==> flow/design.v <==
module Decoder_Unit (
    input [1 : 0] DEC_ALU_FUNC,
    output reg DEC_Arith_Enable, DEC_Logic_Enable, DEC_CMP_Enable, DEC_Shift_Enable
);
always @(*) begin
    DEC_Arith_Enable = 1'b0;
    DEC_Logic_Enable = 1'b0;
    DEC_CMP_Enable   = 1'b0;
    DEC_Shift_Enable = 1'b0;
    case (DEC_ALU_FUNC)
        2'b00: DEC_Arith_Enable = 1'b1;
        2'b01: DEC_Logic_Enable = 1'b1;
        2'b10: DEC_CMP_Enable   = 1'b1;
        2'b11: DEC_Shift_Enable = 1'b1;
        default: begin
            DEC_Arith_Enable = 1'b0;
            DEC_Logic_Enable = 1'b0;
            DEC_CMP_Enable   = 1'b0;
            DEC_Shift_Enable = 1'b0; 
    end
    endcase
end
endmodule
module Arithmetic_Unit #(
    parameter A_WIDTH = 16,
    parameter B_WIDTH = 16
) (
    input clk,rst,
    input [A_WIDTH - 1 : 0] A,
    input [B_WIDTH - 1 : 0] B,
    input [1 : 0] Arith_ALU_FUNC,
    input Arith_Enable,
    output reg [A_WIDTH + B_WIDTH - 1 : 0] Arith_OUT,
    output reg Carry_OUT, Arith_Flag       
);
reg [A_WIDTH + B_WIDTH - 1 : 0] ADD_Signal;
always @(posedge clk or negedge rst) begin
    if(!rst) begin 
        Arith_OUT  <=  'b0;
        Carry_OUT  <= 1'b0; 
        Arith_Flag <= 1'b0; 
end
else begin
    Arith_Flag <= Arith_Enable;
    if(Arith_Enable) begin
        case (Arith_ALU_FUNC)
            2'b00: begin
                if (A_WIDTH >= B_WIDTH) begin
                    Arith_OUT <= A + B;
                    {Carry_OUT,ADD_Signal[A_WIDTH - 1 : 0]} <= A + B;
                end
                else begin
                    Arith_OUT <= A + B;
                    {Carry_OUT,ADD_Signal[B_WIDTH - 1 : 0]} <= A + B;
                end
            end
            2'b01: Arith_OUT <= A - B;
            2'b10: Arith_OUT <= A * B;
            2'b11: Arith_OUT <= (B == 0) ? 'b0 : A / B;
            default: begin
                Arith_OUT <=  'b0;
                Carry_OUT <= 1'b0; 
            end
        endcase 
    end
  end
end
endmodule
module Logic_Unit #(
    parameter A_WIDTH = 16,
    parameter B_WIDTH = 16
) (
    input clk,rst,
    input [A_WIDTH - 1 : 0] A,
    input [B_WIDTH - 1 : 0] B,
    input [1 : 0] Logic_ALU_FUNC,
    input Logic_Enable,
    output reg [A_WIDTH + B_WIDTH - 1 : 0] Logic_OUT,
    output reg Logic_Flag       
);
always @(posedge clk or negedge rst) begin
    if(!rst) begin
    Logic_OUT  <= 16'b0;
    Logic_Flag <= 1'b0;
end
else begin
    Logic_Flag <= Logic_Enable;
    if(Logic_Enable) begin
        case (Logic_ALU_FUNC)
            2'b00: Logic_OUT <=   A & B; 
            2'b01: Logic_OUT <=   A | B;
            2'b10: Logic_OUT <= ~(A & B);
            2'b11: Logic_OUT <= ~(A | B);
            default: begin
                Logic_OUT <= 16'b0;
            end
        endcase
    end
  end
end
endmodule
module CMP_Unit #(
    parameter A_WIDTH = 16,
    parameter B_WIDTH = 16
) (
    input clk,rst,
    input [A_WIDTH - 1 : 0] A,
    input [B_WIDTH - 1 : 0] B,    
    input [1 : 0] CMP_ALU_FUNC,
    input CMP_Enable,
    output reg [A_WIDTH + B_WIDTH - 1 : 0] CMP_OUT,
    output reg CMP_Flag       
);
always @(posedge clk or negedge rst) begin
    if(!rst) begin
       CMP_OUT  <= 16'b0;
       CMP_Flag <= 1'b0;
    end
    else begin
    CMP_Flag <= CMP_Enable;    
    if(CMP_Enable) begin
        case (CMP_ALU_FUNC)
            2'b00: CMP_OUT <= 16'b0; 
            2'b01: begin
                if( A == B)
                CMP_OUT <= 16'b1;
                else
                CMP_OUT <= 16'b0;
            end
            2'b10:begin
                if( A > B)
                CMP_OUT <= 16'b10;
                else
                CMP_OUT <= 16'b0;
            end
            2'b11:begin
                if( A < B)
                CMP_OUT <= 16'b11;
                else
                CMP_OUT <= 16'b0;
            end
            default: begin
                CMP_OUT <= 16'b0;
            end
        endcase
    end
  end
end
endmodule
module Shift_Unit #(
    parameter A_WIDTH = 16,
    parameter B_WIDTH = 16
) (
    input clk,rst,
    input [A_WIDTH - 1 : 0] A,
    input [B_WIDTH - 1 : 0] B,
    input [1 : 0] Shift_ALU_FUNC,
    input Shift_Enable,
    output reg [A_WIDTH + B_WIDTH - 1 : 0] Shift_OUT,
    output reg Shift_Flag       
);
always @(posedge clk or negedge rst) begin
  if(!rst) begin
    Shift_OUT  <= 16'b0;
    Shift_Flag <= 1'b0;
end
else begin
    Shift_Flag <= Shift_Enable;
    if(Shift_Enable) begin
        case (Shift_ALU_FUNC)
            2'b00: Shift_OUT <= A >> 1; 
            2'b01: Shift_OUT <= A << 1;
            2'b10: Shift_OUT <= B >> 1;
            2'b11: Shift_OUT <= B << 1;
            default: begin
                Shift_OUT <= 16'b0;
            end
        endcase
    end
  end
end
endmodule
module alu_top #(
    parameter A_WIDTH_TOP = 16,
    parameter B_WIDTH_TOP = 16
) (
    input   CLK,rst,
    input   [3 : 0] ALU_FUNC,
    input   [A_WIDTH_TOP - 1 : 0] A,
    input   [B_WIDTH_TOP - 1 : 0] B,
    output  [A_WIDTH_TOP + B_WIDTH_TOP - 1 : 0] Arith_OUT, Logic_OUT, CMP_OUT,Shift_OUT,
    output  Carry_OUT, Arith_Flag, Logic_Flag, CMP_Flag, Shift_Flag
);
wire Arith_EN, Logic_EN, CMP_EN, Shift_EN;
Decoder_Unit U0 (
    .DEC_ALU_FUNC(ALU_FUNC[3 : 2]),
    .DEC_Arith_Enable(Arith_EN),
    .DEC_Logic_Enable(Logic_EN),
    .DEC_CMP_Enable  (CMP_EN),
    .DEC_Shift_Enable(Shift_EN)
);
Arithmetic_Unit #(.A_WIDTH(A_WIDTH_TOP), .B_WIDTH(B_WIDTH_TOP)) U1 (
    .clk(CLK),
    .rst(rst),
    .A(A),
    .B(B),
    .Arith_ALU_FUNC(ALU_FUNC[1 : 0]),
    .Arith_Enable(Arith_EN),
    .Arith_OUT(Arith_OUT),
    .Carry_OUT(Carry_OUT),
    .Arith_Flag(Arith_Flag)
);
Logic_Unit #(.A_WIDTH(A_WIDTH_TOP), .B_WIDTH(B_WIDTH_TOP)) U2 (
    .clk(CLK),
    .rst(rst),
    .A(A),
    .B(B),
    .Logic_ALU_FUNC(ALU_FUNC[1 : 0]),
    .Logic_Enable(Logic_EN),
    .Logic_OUT(Logic_OUT),
    .Logic_Flag(Logic_Flag)
);
CMP_Unit #(.A_WIDTH(A_WIDTH_TOP), .B_WIDTH(B_WIDTH_TOP)) U3 (
    .clk(CLK),
    .rst(rst),
    .A(A),
    .B(B),
    .CMP_ALU_FUNC(ALU_FUNC[1 : 0]),
    .CMP_Enable(CMP_EN),
    .CMP_OUT(CMP_OUT),
    .CMP_Flag(CMP_Flag)
);
Shift_Unit #(.A_WIDTH(A_WIDTH_TOP), .B_WIDTH(B_WIDTH_TOP)) U4 (
    .clk(CLK),
    .rst(rst),
    .A(A),
    .B(B),
    .Shift_ALU_FUNC(ALU_FUNC[1 : 0]),
    .Shift_Enable(Shift_EN),
    .Shift_OUT(Shift_OUT),
    .Shift_Flag(Shift_Flag)
);
endmodule
clock: 130.0 ns
lec_check: 0
abc_area: 1
cap_margin: 40
core_margin: 2
core_utilization: 71
cts_cluster_diameter: 323
cts_cluster_size: 59
max_routing_layer: met4
place_density: 0.66
slew_margin: 20
run.sh (not shown) runs the stock make flow with config.mk's settings and CLKGATE_MAP_FILE=.
The first run passed the timing, design-rule and antenna checks.
Rerun with:
ABC_AREA = unset   (was 1)
CAP_MARGIN = 20   (was 40)
CORE_MARGIN = 3   (was 2)
CORE_UTILIZATION = 40   (was 71)
CTS_CLUSTER_DIAMETER = unset   (was 323)
CTS_CLUSTER_SIZE = unset   (was 59)
GPL_TIMING_DRIVEN = 0   (was unset)
MAX_ROUTING_LAYER = unset   (was met4)
PLACE_DENSITY = unset   (was 0.66)
TNS_END_PERCENT = 15   (was unset)
Outcome: Fmax falls by a few percent. Die area rises by well over a third. Critical path depth falls by 168.
Rerun with:
CORE_ASPECT_RATIO = 0.5   (was unset)
CORE_MARGIN = 2   (was 3)
CORE_UTILIZATION = 65   (was 40)
CTS_CLUSTER_SIZE = 100   (was unset)
GPL_TIMING_DRIVEN = unset   (was 0)
PLACE_DENSITY_LB_ADDON = 0.02   (was unset)
TNS_END_PERCENT = 10   (was 15)
=> Synthesized cell count does not change. Hold slack is about the same. Routed wire length went down by 2.6%.
Rerun with:
ABC_AREA = 1   (was unset)
CELL_PAD_IN_SITES_DETAIL_PLACEMENT = 2   (was unset)
CORE_ASPECT_RATIO = 0.71   (was 0.5)
CORE_MARGIN = 3   (was 2)
CORE_UTILIZATION = 40   (was 65)
CTS_CLUSTER_SIZE = unset   (was 100)
GPL_ROUTABILITY_DRIVEN = 0   (was unset)
MIN_ROUTING_LAYER = met1   (was unset)
PLACE_DENSITY_LB_ADDON = unset   (was 0.02)
TNS_END_PERCENT = 90   (was 10)
- Now the flow aborted during detailed placement (3_5_place_dp)
- synthesized cell count rises by 21%
- die size goes up by 68%
- synthesized area goes up by 3.1%
